## wip/fjord
==> flow/design.v <==
module clk_ctrl
(
	input				wire				clk_i					,
	input				wire				rstn_i				,	
	input				wire	[15:0]	freq						,
	output			reg				dds1_o					,
	output			reg				dds_o						
);
reg	[31:0]	cnt;
wire	[63:0]	add;
assign add =freq*32'd4294967295/16'd30000;
always@(posedge clk_i or negedge rstn_i)
	if(rstn_i ==1'b0)
		cnt <=32'd0;
	else
		cnt <=cnt +add; 
always@(posedge clk_i or negedge rstn_i)
	if(rstn_i ==1'b0)
		dds_o <=1'b0;
	else if(cnt >=32'd2147483648)
		dds_o <=1'b1;
	else
		dds_o <=1'b0;		
reg	[31:0]	cnt1;
wire	[63:0]	add1;
assign add1 =(freq/8'd36)*32'd4294967295/16'd3000;
always@(posedge clk_i or negedge rstn_i)
	if(rstn_i ==1'b0)
		cnt1 <=32'd0;
	else
		cnt1 <=cnt1 +add1; 
always@(posedge clk_i or negedge rstn_i)
	if(rstn_i ==1'b0)
		dds1_o <=1'b0;
	else if(cnt1 >=32'd2147483648)
		dds1_o <=1'b1;
	else
		dds1_o <=1'b0;		
endmodule
Settings: LEC_CHECK=0, CAP_MARGIN=40, CORE_MARGIN=2, CORE_UTILIZATION=72, MAX_ROUTING_LAYER=met4, SETUP_SLACK_MARGIN=-1.88, SLEW_MARGIN=20; clock period 64.9 ns.
run.sh (not shown) runs the stock make flow with config.mk's settings and CLKGATE_MAP_FILE=.
[wip/fjord] flow finished | final checks: failed | reasons: setup timing
#### Input delta (wip/onyx over wip/fjord)
# wip/fjord
export LEC_CHECK = 0
export CAP_MARGIN = 40
export CORE_MARGIN = 2
export CORE_UTILIZATION = 72
export MAX_ROUTING_LAYER = met4
export SETUP_SLACK_MARGIN = -1.88
export SLEW_MARGIN = 20
create_clock -name core_clock -period 64.9 [get_ports {clk_i}]
# wip/onyx
export LEC_CHECK = 0
export CAP_MARGIN = 20
export CORE_MARGIN = 2
export CORE_UTILIZATION = 40
export SLEW_MARGIN = 20
create_clock -name core_clock -period 70.0 [get_ports {clk_i}]
==> comparison <==
- wip/onyx ended with every stage complete and zero timing, DRC or antenna violations.
- Taking wip/fjord as the reference, in wip/onyx actual transition at the worst max-transition pin higher; largest driver fanout on the critical path lower; number of ordinary and repair buffers in the finished layout lower; routed wire length lower.
- The fraction of area in clock buffers and inverters on wip/onyx is in line with that on wip/fjord.
The following lists how wip/indigo was set up differently from wip/onyx:
# wip/onyx
export LEC_CHECK = 0
export CAP_MARGIN = 20
export CORE_MARGIN = 2
export CORE_UTILIZATION = 40
export SLEW_MARGIN = 20
create_clock -name core_clock -period 70.0 [get_ports {clk_i}]
# wip/indigo
export LEC_CHECK = 0
export CAP_MARGIN = 20
export CELL_PAD_IN_SITES_GLOBAL_PLACEMENT = 1
export CORE_ASPECT_RATIO = 0.5
export CORE_MARGIN = 2
export CORE_UTILIZATION = 59
export CTS_CLUSTER_DIAMETER = 285
export CTS_CLUSTER_SIZE = 98
export GPL_ROUTABILITY_DRIVEN = 0
export PLACE_DENSITY = 0.35
export SLEW_MARGIN = 20
export TNS_END_PERCENT = 15
create_clock -name core_clock -period 70.0 [get_ports {clk_i}]
==> results <==
- Per the comparison of wip/indigo with wip/onyx, global-route usage up 9.7 points; final instance area moved down; overall die height moved down; sequential share of layout area has remained practically unchanged.
- wip/indigo against wip/onyx: count of clock-buffer cells in the layout now larger; worst hold margin about even; via total after detailed routing went up by about 1%.
- [compare] base=wip/onyx new=wip/indigo: relative area of non-clock buffer cells in the final design now sits lower; worst setup slack moved up; wire length on met3 +2.4 mm; highest attainable clock frequency neither gained nor lost much.
## Diff of input files: wip/umber against wip/indigo
# wip/indigo
export LEC_CHECK = 0
export CAP_MARGIN = 20
export CELL_PAD_IN_SITES_GLOBAL_PLACEMENT = 1
export CORE_ASPECT_RATIO = 0.5
export CORE_MARGIN = 2
export CORE_UTILIZATION = 59
export CTS_CLUSTER_DIAMETER = 285
export CTS_CLUSTER_SIZE = 98
export GPL_ROUTABILITY_DRIVEN = 0
export PLACE_DENSITY = 0.35
export SLEW_MARGIN = 20
export TNS_END_PERCENT = 15
create_clock -name core_clock -period 70.0 [get_ports {clk_i}]
# wip/umber
export LEC_CHECK = 0
export CAP_MARGIN = 20
export CORE_MARGIN = 2
export CORE_UTILIZATION = 68
export SLEW_MARGIN = 20
create_clock -name core_clock -period 57.4 [get_ports {clk_i}]
Findings:
- To summarise wip/umber: no stage aborted, but the layout did not pass its checks, failing on setup timing.
- Of wip/umber and wip/indigo, wip/umber shows the higher average via count per standard cell, with wip/indigo below it.
- Compared with wip/indigo, in wip/umber largest stage delay on the critical path now larger.
- NOTE area of all placed cells without fillers wip/indigo->wip/umber increased by more than 10%
- In terms of clock network area share, wip/umber and wip/indigo differ only marginally.
- Compared with wip/indigo, wip/umber shows combinational cell area excluding buffers and inverters higher by 3.6%.
- Number of non-clock buffers went up by more than 100% going from wip/indigo to wip/umber.
[inputs] wip/cedar vs wip/umber
# wip/umber
export LEC_CHECK = 0
export CAP_MARGIN = 20
export CORE_MARGIN = 2
export CORE_UTILIZATION = 68
export SLEW_MARGIN = 20
create_clock -name core_clock -period 57.4 [get_ports {clk_i}]
# wip/cedar
export LEC_CHECK = 0
export ABC_AREA = 1
export CAP_MARGIN = 20
export CORE_MARGIN = 2
export CORE_UTILIZATION = 72
export CTS_CLUSTER_DIAMETER = 370
export CTS_CLUSTER_SIZE = 90
export SLEW_MARGIN = 20
create_clock -name core_clock -period 38.1 [get_ports {clk_i}]
### Flow results
wip/cedar failed in detailed placement (3_5_place_dp) with DPL-0033. Diff wip/umber -> wip/cedar: initial core utilization increased 4.6 points, die area moved down, area reported by Yosys stat fell by 7.9%, number of cell instances after yosys synthesis went up 742. Of the two values seen for largest family of logic cells by area, AND-OR/OR-AND gates was produced by wip/umber and simple AND/OR/NAND/NOR gates by wip/cedar. wip/cedar against wip/umber; instance count of the mapped netlist is up by more than 10%.
Relative to wip/cedar, the following input files were edited for wip/nickel:
# wip/cedar
export LEC_CHECK = 0
export ABC_AREA = 1
export CAP_MARGIN = 20
export CORE_MARGIN = 2
export CORE_UTILIZATION = 72
export CTS_CLUSTER_DIAMETER = 370
export CTS_CLUSTER_SIZE = 90
export SLEW_MARGIN = 20
create_clock -name core_clock -period 38.1 [get_ports {clk_i}]
# wip/nickel
export LEC_CHECK = 0
export CAP_MARGIN = 20
export CORE_MARGIN = 2
export CORE_UTILIZATION = 40
export SLEW_MARGIN = 20
create_clock -name core_clock -period 68.6 [get_ports {clk_i}]
### Flow results
- wip/nickel closes out successfully: all stages finished, all timing, DRC and antenna checks passed.
- Against wip/cedar, wip/nickel reports a number of distinct standard cells referenced by the synthesized netlist that is higher.
- wip/nickel does worse than wip/cedar on die footprint.
- Measured against each other, wip/cedar and wip/nickel differ in sequential-to-total area share from yosys stat, the lower figure coming from wip/nickel.
- Synthesized cell count went down by a little under 10% going from wip/cedar to wip/nickel.
- Compare wip/cedar and wip/nickel | multiplexer share of the synthesized area lower: wip/cedar
- Relative to wip/cedar, the chip area estimate from yosys synthesis measured on wip/nickel has increased by a little under 10%.
- wip/nickel vs wip/cedar on post-synthesis cell area: wip/nickel is the higher one.

// clk_ctrl: RTL as listed in full above, without the edits since
Settings: LEC_CHECK=0, ABC_AREA=1, CAP_MARGIN=20, CORE_MARGIN=2, CORE_UTILIZATION=72, CTS_CLUSTER_DIAMETER=377, CTS_CLUSTER_SIZE=90, HOLD_SLACK_MARGIN=0.29, SLEW_MARGIN=20; clock period 48.6 ns.
The baseline died in global routing with GRT-0116.
Then changed:
Settings changed: ABC_AREA 1 to unset, CORE_UTILIZATION 72 to 46, CTS_CLUSTER_DIAMETER 377 to unset, CTS_CLUSTER_SIZE 90 to unset, HOLD_SLACK_MARGIN 0.29 to unset.
Clock period 48.6 ns to 68.6 ns, I/O delays scaled along.
Outcome:
- The new run completed with no timing, DRC or antenna violations
- area after synthesis increases by a little under a tenth
- die area increases by well over a third
- synthesized cell count decreases by roughly a tenth

== v18 ==
// clk_ctrl: RTL as listed in full above, without the edits since
==> flow/config.mk <==
export PLATFORM = sky130hd
export DESIGN_NAME = clk_ctrl
export DESIGN_NICKNAME = clk_ctrl
export VERILOG_FILES = /design/flow/design.v
export SDC_FILE = /design/flow/constraint.sdc
export NUM_CORES = 4
export LEC_CHECK = 0
export ABC_AREA = 1
export CAP_MARGIN = 20
export CORE_MARGIN = 2
export CORE_UTILIZATION = 72
export CTS_CLUSTER_SIZE = 14
export PLACE_DENSITY_LB_ADDON = 0.14
export SETUP_SLACK_MARGIN = 4.9
export SLEW_MARGIN = 20
==> flow/constraint.sdc <==
create_clock -name core_clock -period 17.2 [get_ports {clk_i}]
set_input_delay 3.4400 -clock core_clock [delete_from_list [all_inputs] [get_ports {clk_i}]]
set_output_delay 3.4400 -clock core_clock [all_outputs]
set_load 0.01 [all_outputs]
Status: v18 FAILED at 3_5_place_dp (tool error)
What v54 does differently from v18 at the input level:
==> flow/config.mk <==
export PLATFORM = sky130hd
export DESIGN_NAME = clk_ctrl
export DESIGN_NICKNAME = clk_ctrl
export VERILOG_FILES = /design/flow/design.v
export SDC_FILE = /design/flow/constraint.sdc
export NUM_CORES = 4
export LEC_CHECK = 0
export CAP_MARGIN = 20
export CORE_MARGIN = 2
export CORE_UTILIZATION = 71
export SLEW_MARGIN = 20
==> flow/constraint.sdc <==
create_clock -name core_clock -period 84.3 [get_ports {clk_i}]
set_input_delay 16.8600 -clock core_clock [delete_from_list [all_inputs] [get_ports {clk_i}]]
set_output_delay 16.8600 -clock core_clock [all_outputs]
set_load 0.01 [all_outputs]
==> results <==
Having completed the whole flow, v54 delivered a layout that passed the timing, DRC and antenna checks.
Going from v18 to v54, share of the yosys chip area belonging to registers decreased 0.25 points; die boundary width increased 4.8%; chip area line of the yosys report increased about 9%; number of standard-cell rows in the floorplan increased 5.2%; number of instances in the synthesized netlist decreased 742.
Diff v18 -> v54 | mean area per synthesized cell | increase of 20%
Compared with v18, net count of the mapped netlist in v54 decreased by a little under 10%.
Aoi/oai-family share of the synthesized area: lower on v18
Compared with v18, v54 degrades area of the core.
Taking v18 as the reference point, the number of cells in Yosys stat of v54 falls by 9.5%.
For v41, these inputs were changed with respect to v54:
diff --git a/flow/config.mk b/flow/config.mk
--- a/flow/config.mk
+++ b/flow/config.mk
@@ -7,5 +7,7 @@
 export LEC_CHECK = 0
 export CAP_MARGIN = 20
+export CORE_ASPECT_RATIO = 0.53
 export CORE_MARGIN = 2
 export CORE_UTILIZATION = 71
+export MAX_ROUTING_LAYER = met4
 export SLEW_MARGIN = 20
==> flow/constraint.sdc <==
create_clock -name core_clock -period 62.4 [get_ports {clk_i}]
set_input_delay 12.4800 -clock core_clock [delete_from_list [all_inputs] [get_ports {clk_i}]]
set_output_delay 12.4800 -clock core_clock [all_outputs]
set_load 0.01 [all_outputs]
[summary]
- v41: it failed with a tool error in 5_1_grt, so there are no final results.
- Per the comparison of v41 with v54, area of the core region held steady, post-CTS setup buffer count grew by 240.
- Delta (v41 minus v54): area enclosed by the die boundary barely changed, number of library cell types mapped by synthesis barely changed, placed wire-length estimate after detailed placement climbed 35%, number of levels in the clock H-tree barely changed, width of the die climbed 37%.
- Yosys stat chip area: v54 vs v41 identical
Changes in v13 relative to v41:
diff --git a/flow/config.mk b/flow/config.mk
--- a/flow/config.mk
+++ b/flow/config.mk
@@ -6,8 +6,8 @@
 export NUM_CORES = 4
 export LEC_CHECK = 0
+export ABC_AREA = 1
 export CAP_MARGIN = 20
-export CORE_ASPECT_RATIO = 0.53
 export CORE_MARGIN = 2
-export CORE_UTILIZATION = 71
-export MAX_ROUTING_LAYER = met4
+export CORE_UTILIZATION = 72
+export CTS_CLUSTER_SIZE = 90
 export SLEW_MARGIN = 20
==> flow/constraint.sdc <==
create_clock -name core_clock -period 57.4 [get_ports {clk_i}]
set_input_delay 11.4800 -clock core_clock [delete_from_list [all_inputs] [get_ports {clk_i}]]
set_output_delay 11.4800 -clock core_clock [all_outputs]
set_load 0.01 [all_outputs]
==> results <==
Summary: with v41 as the reference, mean post-synth cell area in v13 moved down by more than 10%.
The flow for v13 finished, though final verification flagged negative setup slack.
Re floorplan utilization: v13 is 0.94 points up on v41.
Against v41, instance area at placement in v13 fell by more than 10%.
Of v41 and v13, the higher core outline area belongs to v41.

// clk_ctrl: RTL as listed in full above, without the edits since
clock: 115.0 ns
lec_check: 0
cap_margin: 20
cell_pad_in_sites_detail_placement: 0
cell_pad_in_sites_global_placement: 1
core_aspect_ratio: 0.5
core_margin: 2
core_utilization: 58
cts_cluster_diameter: 399
cts_cluster_size: 98
gpl_routability_driven: 0
max_routing_layer: met4
setup_slack_margin: 1.27
slew_margin: 0
tns_end_percent: 25
The baseline passed the timing, DRC and antenna checks.
Edit:
CELL_PAD_IN_SITES_DETAIL_PLACEMENT = not set   (was 0)
CELL_PAD_IN_SITES_GLOBAL_PLACEMENT = not set   (was 1)
CORE_ASPECT_RATIO = not set   (was 0.5)
CORE_UTILIZATION = 63   (was 58)
CTS_CLUSTER_DIAMETER = not set   (was 399)
GPL_ROUTABILITY_DRIVEN = not set   (was 0)
MAX_ROUTING_LAYER = not set   (was met4)
SETUP_SLACK_MARGIN = not set   (was 1.27)
SLEW_MARGIN = 20   (was 0)
TNS_END_PERCENT = 15   (was 25)
clock period = 70.0 ns   (was 115.0 ns; I/O delays follow)
The changed run went through all stages and came out clean.
Critical path depth grows by 16.
First-iteration DRC count grows by 13%.
Non-clock buffer count grows by 304.
Cell area grows by 7.0%.
Sequential share of layout area shrinks by 0.19 points.
Worst hold slack hardly moves.
Routed wire length hardly moves.
Via count grows by 2.4%.
Area after synthesis stays the same.
Global-route usage grows by 1.0 points.
Edit:
CAP_MARGIN = 35   (was 20)
CORE_UTILIZATION = 40   (was 63)
CTS_CLUSTER_SIZE = not set   (was 98)
GPL_ROUTABILITY_DRIVEN = 0   (was not set)
GPL_TIMING_DRIVEN = 0   (was not set)
SLEW_MARGIN = 10   (was 20)
TNS_END_PERCENT = not set   (was 15)
=>
- setup slack got worse by 0.45 ns
- clock-buffer cell count stays the same
- worst hold slack improved by 0.065 ns
- cell area rose by 7.2%

// clk_ctrl: RTL as listed in full above, without the edits since
clock: 90.8 ns
lec_check: 0
cap_margin: 20
cell_pad_in_sites_detail_placement: 1
cell_pad_in_sites_global_placement: 1
core_margin: 2
core_utilization: 40
gpl_timing_driven: 0
hold_slack_margin: -0.05
max_routing_layer: met4
setup_slack_margin: 5.0
slew_margin: 10
Rerun with:
CELL_PAD_IN_SITES_DETAIL_PLACEMENT = default   (was 1)
CELL_PAD_IN_SITES_GLOBAL_PLACEMENT = default   (was 1)
CORE_UTILIZATION = 9   (was 40)
GPL_TIMING_DRIVEN = default   (was 0)
HOLD_SLACK_MARGIN = default   (was -0.05)
MAX_ROUTING_LAYER = default   (was met4)
SETUP_SLACK_MARGIN = default   (was 5.0)
SLEW_MARGIN = 20   (was 10)
clock period = 72.1 ns   (was 90.8 ns; I/O delays follow)
Critical path depth decreases by 4; synthesized area does not change; final area increases by 14%; sequential cell count stays the same; via count increases by 1.5%; hold slack degrades by 0.085 ns.

v57:
// clk_ctrl: RTL as listed in full above, without the edits since
make LEC_CHECK=0 CAP_MARGIN=20 CELL_PAD_IN_SITES_DETAIL_PLACEMENT=0 CELL_PAD_IN_SITES_GLOBAL_PLACEMENT=1 CORE_ASPECT_RATIO=0.93 CORE_MARGIN=2 CORE_UTILIZATION=58 CTS_CLUSTER_DIAMETER=399 CTS_CLUSTER_SIZE=98 GPL_ROUTABILITY_DRIVEN=1 MAX_ROUTING_LAYER=met4 SETUP_SLACK_MARGIN=1.27 SLEW_MARGIN=10 TNS_END_PERCENT=25 finish   # period 115.0 ns
For v51, these inputs were changed with respect to v57:
- SLEW_MARGIN changed from 10 to 0
- GPL_ROUTABILITY_DRIVEN changed from 1 to 0
- SETUP_SLACK_MARGIN changed from 1.27 to 2.76
- CORE_UTILIZATION changed from 58 to 24
Results
Looking at the reports, v51 completed the entire flow and the layout it produced met the timing, DRC and antenna checks.
v57: flow completed, timing, DRC and antenna clean
The run showing the greater post-placement setup slack is v57.
Setup WNS v57 -> v51: worse
Relative to v57, met3 wire length decreased by 49% in v51.
Of the two values seen for worst-path cell with the longest stage delay, nor4b_1 was produced by v57 and xor2_1 by v51.
Per the comparison of v51 with v57, wire length after detailed routing has increased, transition time of the tightest slew-check pin up 0.025 ns, critical path arrival rose 0.62 ns.
Inputs modified between v51 and v4:
- an added HOLD_SLACK_MARGIN of 0.12
- a change of MAX_ROUTING_LAYER from met4 to met5
- a change of CTS_CLUSTER_DIAMETER from 399 to 187
- a change of TNS_END_PERCENT from 25 to 55
- an added ABC_AREA of 1
- a change of SETUP_SLACK_MARGIN from 2.76 to 5.0
- a change of CAP_MARGIN from 20 to 10
- a deleted CTS_CLUSTER_SIZE that had been 98
- a change of CORE_UTILIZATION from 24 to 29
- a change of SLEW_MARGIN from 0 to 20
- a change of CELL_PAD_IN_SITES_DETAIL_PLACEMENT from 0 to 2
- a deleted CELL_PAD_IN_SITES_GLOBAL_PLACEMENT that had been 1
- an added MIN_ROUTING_LAYER of met2
Note that the cell area after synthesis recorded for v4 amounts to 0.921 times the value seen in v51.
Compared with v51, in v4 die boundary height now smaller; area inside the core boundary now smaller.
v4: GRT-0116 in 5_1_grt -> run aborted
The run showing the smaller parity-gate share of the synthesized area counting xor and xnor cells is v4.
Clock sink total across v51 and v4: no real change.
Per the comparison of v4 with v51, total nets after synthesis went up, HPWL reported at the end of detailed placement went up, synthesized cell count went up.
The die size number comes out higher for v51 vs v4.
Placed instance area ended up 6.4% lower on v4 than on v51.
Relative to v51, the synthesized area per cell of v4 is lower by 17%.
Modified inputs, v44 compared to v4
- swapping 29 for 72 in CORE_UTILIZATION
- clearing GPL_ROUTABILITY_DRIVEN, which used to be 0
- swapping 10 for 20 in CAP_MARGIN
- clearing SETUP_SLACK_MARGIN, which used to be 5.0
- clearing CTS_CLUSTER_DIAMETER, which used to be 187
- clearing CELL_PAD_IN_SITES_DETAIL_PLACEMENT, which used to be 2
- clearing MAX_ROUTING_LAYER, which used to be met5
- clearing CORE_ASPECT_RATIO, which used to be 0.93
- clearing MIN_ROUTING_LAYER, which used to be met2
- clearing HOLD_SLACK_MARGIN, which used to be 0.12
- clearing TNS_END_PERCENT, which used to be 55
- swapping 115.0 for 84.3 in the clock period (ns, I/O delays scaled along)
--- outcome ---
Both conditions hold for v44: the flow ran to the end and the final layout passed the timing, DRC and antenna checks.
In the flow results for v44 and v4, the horizontal die dimension is larger on v4.
In terms of yosys stat chip area, v4 and v44 differ only marginally.
v44 does better than v4 on placeable core area.
| die area | v44 vs v4 | 59% lower |
Edits applied to the flow inputs when going from v44 to v39:
- an added MAX_ROUTING_LAYER of met4
- a change of CORE_UTILIZATION from 72 to 65
- a deleted ABC_AREA that had been 1
- a change of the clock period (ns, I/O delays scaled along) from 84.3 to 70.0
==> comparison <==
The die of v39 is larger than the one used in v44. The number of distinct library cells after synthesis in v39 sits about 170% above the value recorded for v44. Relative to v44, average wire per standard cell has gone up in v39. Per the comparison of v39 with v44, setup slack after layout lost 9.61 ns, cell area picked up an extra about 13%, number of nets at floorplan lost 8.7%.
